Setup of exp/fjord:
## apb_uart
module apb_uart #(
    parameter SYSTEM_FREQUENCY = 50_000_000,
    parameter SAMPLING_RATE = 16
)(
    input pclk,  
    input preset_n,  
    input psel,
    input penable,
    input pwrite,
    input[11:0] paddr,
    input[3:0] pstrb,
    input[31:0] pwdata,
    output pready,
    output pslverr,
    output[31:0] prdata,
    output irq,
    output logic baud_o,
    output logic tick_rx, 
    input cts_n,
    input rx,
    output tx,
    output rts_n
);
clock: 20.0 ns
lec_check: 0
cap_margin: 20
core_margin: 2
core_utilization: 58
cts_cluster_size: 60
min_routing_layer: met2
slew_margin: 20
run.sh (not shown) runs the stock make flow with config.mk's settings and CLKGATE_MAP_FILE=.
The following lists how exp/cedar was set up differently from exp/fjord:
Settings: CELL_PAD_IN_SITES_GLOBAL_PLACEMENT newly set to 1; GPL_ROUTABILITY_DRIVEN newly set to 0; CORE_UTILIZATION changed from 58 to 64; CTS_CLUSTER_SIZE changed from 60 to 18; CELL_PAD_IN_SITES_DETAIL_PLACEMENT newly set to 1; SLEW_MARGIN changed from 20 to 0; SETUP_SLACK_MARGIN newly set to 5.0; CORE_MARGIN changed from 2 to 7; ABC_AREA newly set to 1.
Notes after the runs:
- exp/cedar is listed as incomplete: the tool reported an error in clock tree synthesis and the run ended there.
- Per the comparison of exp/cedar with exp/fjord, synthesized cell count climbed 815; cell row count decreased by 3 relative to the old numbers.
- exp/cedar ended up with a higher y dimension of the die than exp/fjord did.
- Chip area from the yosys synthesis statistics, exp/cedar vs exp/fjord: up by a few percent
- On post-synthesis adder-cell area fraction, exp/fjord and exp/cedar are neck and neck.
- Summary: with exp/fjord as the reference, cell area after placement in exp/cedar moved up slightly.
- Delta (exp/cedar minus exp/fjord): netlist area before placement grew by 2.1%; die size grew by 440 um^2; worst setup slack before clock tree synthesis shrank by 400 ps; width of the die grew by about 0.37%; area fraction in and, or, nand and nor cells after synthesis grew by 1.3 points.
diff inputs: exp/cedar => exp/onyx
Settings: swapping 20 for 5 in CAP_MARGIN; swapping 7 for 2 in CORE_MARGIN; swapping 0 for 20 in SLEW_MARGIN; clearing CELL_PAD_IN_SITES_GLOBAL_PLACEMENT, which used to be 1; putting CORE_ASPECT_RATIO at 0.8 where nothing was set; clearing CELL_PAD_IN_SITES_DETAIL_PLACEMENT, which used to be 1; clearing CTS_CLUSTER_SIZE, which used to be 18; swapping 5.0 for 3.31 in SETUP_SLACK_MARGIN; clearing MIN_ROUTING_LAYER, which used to be met2; swapping 64 for 60 in CORE_UTILIZATION; clearing GPL_ROUTABILITY_DRIVEN, which used to be 0.
### Flow results
exp/onyx went all the way through synthesis, placement and routing and the layout is clean on timing, DRC and antenna. Post-detailed-placement half-perimeter wirelength, exp/cedar and exp/onyx: lower on exp/onyx. As far as xor and xnor fraction of the mapped netlist area goes, exp/onyx and exp/cedar are indistinguishable; the numbers are identical. Compared to exp/cedar, exp/onyx has post-place setup slack 900 ps lower. Die size came out lower on exp/onyx than on exp/cedar. exp/onyx vs. exp/cedar: placed instance count grew by 62, standard cell area after detailed placement stayed essentially flat, number of placement rows saw a decrease, horizontal die dimension shows an increase of about 10%, sequential area share after synthesis ~0 delta. Going from exp/cedar to exp/onyx, synthesized netlist net count level, synthesized cell count saw little to no change.
Here is what was changed in the inputs of exp/harbor compared with exp/onyx.
Settings: putting CELL_PAD_IN_SITES_GLOBAL_PLACEMENT at 1 where nothing was set; putting GPL_TIMING_DRIVEN at 1 where nothing was set; putting CTS_CLUSTER_SIZE at 10 where nothing was set; swapping 0.8 for 1.74 in CORE_ASPECT_RATIO; swapping 3.31 for 5.0 in SETUP_SLACK_MARGIN; putting CELL_PAD_IN_SITES_DETAIL_PLACEMENT at 2 where nothing was set; putting MIN_ROUTING_LAYER at met2 where nothing was set; swapping 60 for 53 in CORE_UTILIZATION.
### Flow results
- exp/harbor failed in detailed placement with DPL-0033.
- Adder-cell share of the synthesized area: exp/onyx vs exp/harbor identical
- exp/onyx -> exp/harbor: total number of placement rows increased by more than half
- Core utilization at floorplan (exp/harbor over exp/onyx): decrease, 7.6 points
- exp/onyx → exp/harbor: synthesized cell count comparable, post-synthesis net count comparable, count of port buffers added during placement comparable, post-synth area from yosys stat comparable, chip width now smaller.
- Of exp/harbor and exp/onyx, it is exp/harbor that has the higher die area.
- Summary — area inside the core boundary, exp/harbor relative to exp/onyx: higher, by about 14%.
- exp/onyx -> exp/harbor: number of register bits inferred by synthesis delta 0, exact match


== run A ==
Starting RTL as in the previous note.
Settings: LEC_CHECK=0, CAP_MARGIN=20, CORE_MARGIN=2, CORE_UTILIZATION=40, SLEW_MARGIN=20; clock period 6.06 ns.
Every stage of the flow completed for run A, and the final layout passed the timing, DRC and antenna checks.
#### Input delta (run B over run A)
diff --git a/flow/config.mk b/flow/config.mk
--- a/flow/config.mk
+++ b/flow/config.mk
@@ -8,4 +8,5 @@
 export CAP_MARGIN = 20
 export CORE_MARGIN = 2
-export CORE_UTILIZATION = 40
+export CORE_UTILIZATION = 70
+export SETUP_SLACK_MARGIN = 0.85
 export SLEW_MARGIN = 20
==> flow/constraint.sdc <==
create_clock -name core_clock -period 3.44 [get_ports {pclk}]
set_input_delay 0.6880 -clock core_clock [delete_from_list [all_inputs] [get_ports {pclk}]]
set_output_delay 0.6880 -clock core_clock [all_outputs]
set_load 0.01 [all_outputs]
==> results <==
- Looking at start point of the critical path, the apb_slave_inst.apb_controller_inst.current_state[2]$_DFF_P_ result is from run B; the paddr_d[3]$_DFF_PN0_ one comes from run A.
- Status: final area parity (run B, run A)
- Compared with run A, in run B clock network power moved up; final cell count moved down.
Edits applied to the flow inputs when going from run B to run C:
diff --git a/flow/config.mk b/flow/config.mk
--- a/flow/config.mk
+++ b/flow/config.mk
@@ -8,5 +8,4 @@
 export CAP_MARGIN = 20
 export CORE_MARGIN = 2
-export CORE_UTILIZATION = 70
-export SETUP_SLACK_MARGIN = 0.85
+export CORE_UTILIZATION = 61
 export SLEW_MARGIN = 20
==> flow/constraint.sdc <==
create_clock -name core_clock -period 6.1 [get_ports {pclk}]
set_input_delay 1.2200 -clock core_clock [delete_from_list [all_inputs] [get_ports {pclk}]]
set_output_delay 1.2200 -clock core_clock [all_outputs]
set_load 0.01 [all_outputs]
Relative to run B, the half-perimeter wire length of the detailed placement result measured on run C has decreased by a few percent. When the final numbers for run C and run B were put side by side, the number of gates resized after CTS turned out to be greater in run B. In the flow results for run C and run B, the starting utilization of the core area is larger on run B. Going from run B to run C, relative slew slack lower, number of buffer and inverter instances along the worst setup path higher.
Edits applied to the flow inputs when going from run C to run D:
diff --git a/flow/config.mk b/flow/config.mk
--- a/flow/config.mk
+++ b/flow/config.mk
@@ -8,4 +8,5 @@
 export CAP_MARGIN = 20
 export CORE_MARGIN = 2
-export CORE_UTILIZATION = 61
+export CORE_UTILIZATION = 48
+export CTS_CLUSTER_SIZE = 98
 export SLEW_MARGIN = 20
==> flow/constraint.sdc <==
create_clock -name core_clock -period 12.0 [get_ports {pclk}]
set_input_delay 2.4000 -clock core_clock [delete_from_list [all_inputs] [get_ports {pclk}]]
set_output_delay 2.4000 -clock core_clock [all_outputs]
set_load 0.01 [all_outputs]
### Flow results
Run D finished all stages; the layout is clean. Area overhead of the layout relative to synthesis delta for run D relative to run C: 1.2 points higher. Diff run C -> run D: leakage dissipation up 0.65%; tally of non-filler cells in the final layout up 251; critical path data required time up 2940 ps; share of the clock period used by the worst path after layout down 18 points. Run D ended up with pslverr as its critical path capture point; run C ended up with baud_gen_inst.tick_tx$_SDFF_PN0_. Run D against run C: per-cell routed wire length dropped about 1.7%; die height climbed 13%. Run D vs run C, global-route track usage on met3 went down by 1.1 points. Slew at the pin closest to its max-slew limit ended up 52 ps higher on run D than on run C.
#### Input delta (run E over run D)
diff --git a/flow/config.mk b/flow/config.mk
--- a/flow/config.mk
+++ b/flow/config.mk
@@ -8,5 +8,5 @@
 export CAP_MARGIN = 20
 export CORE_MARGIN = 2
-export CORE_UTILIZATION = 48
-export CTS_CLUSTER_SIZE = 98
+export CORE_UTILIZATION = 68
+export CTS_CLUSTER_SIZE = 50
 export SLEW_MARGIN = 20
==> flow/constraint.sdc <==
create_clock -name core_clock -period 3.62 [get_ports {pclk}]
set_input_delay 0.7240 -clock core_clock [delete_from_list [all_inputs] [get_ports {pclk}]]
set_output_delay 0.7240 -clock core_clock [all_outputs]
set_load 0.01 [all_outputs]
==> comparison <==
Run E vs. run D: critical path depth rose by 8; worst ir drop on vdd rose by about 270%. When run E is measured against run D, its worst setup margin turns out 7090 ps lower. Final design utilization is higher on run E. Compared with run D, run E shows a higher sequential share of layout area. In run E relative to run D, global-route wire length before repair had gone down by a few percent.
Power and IR drop assume default switching activity.
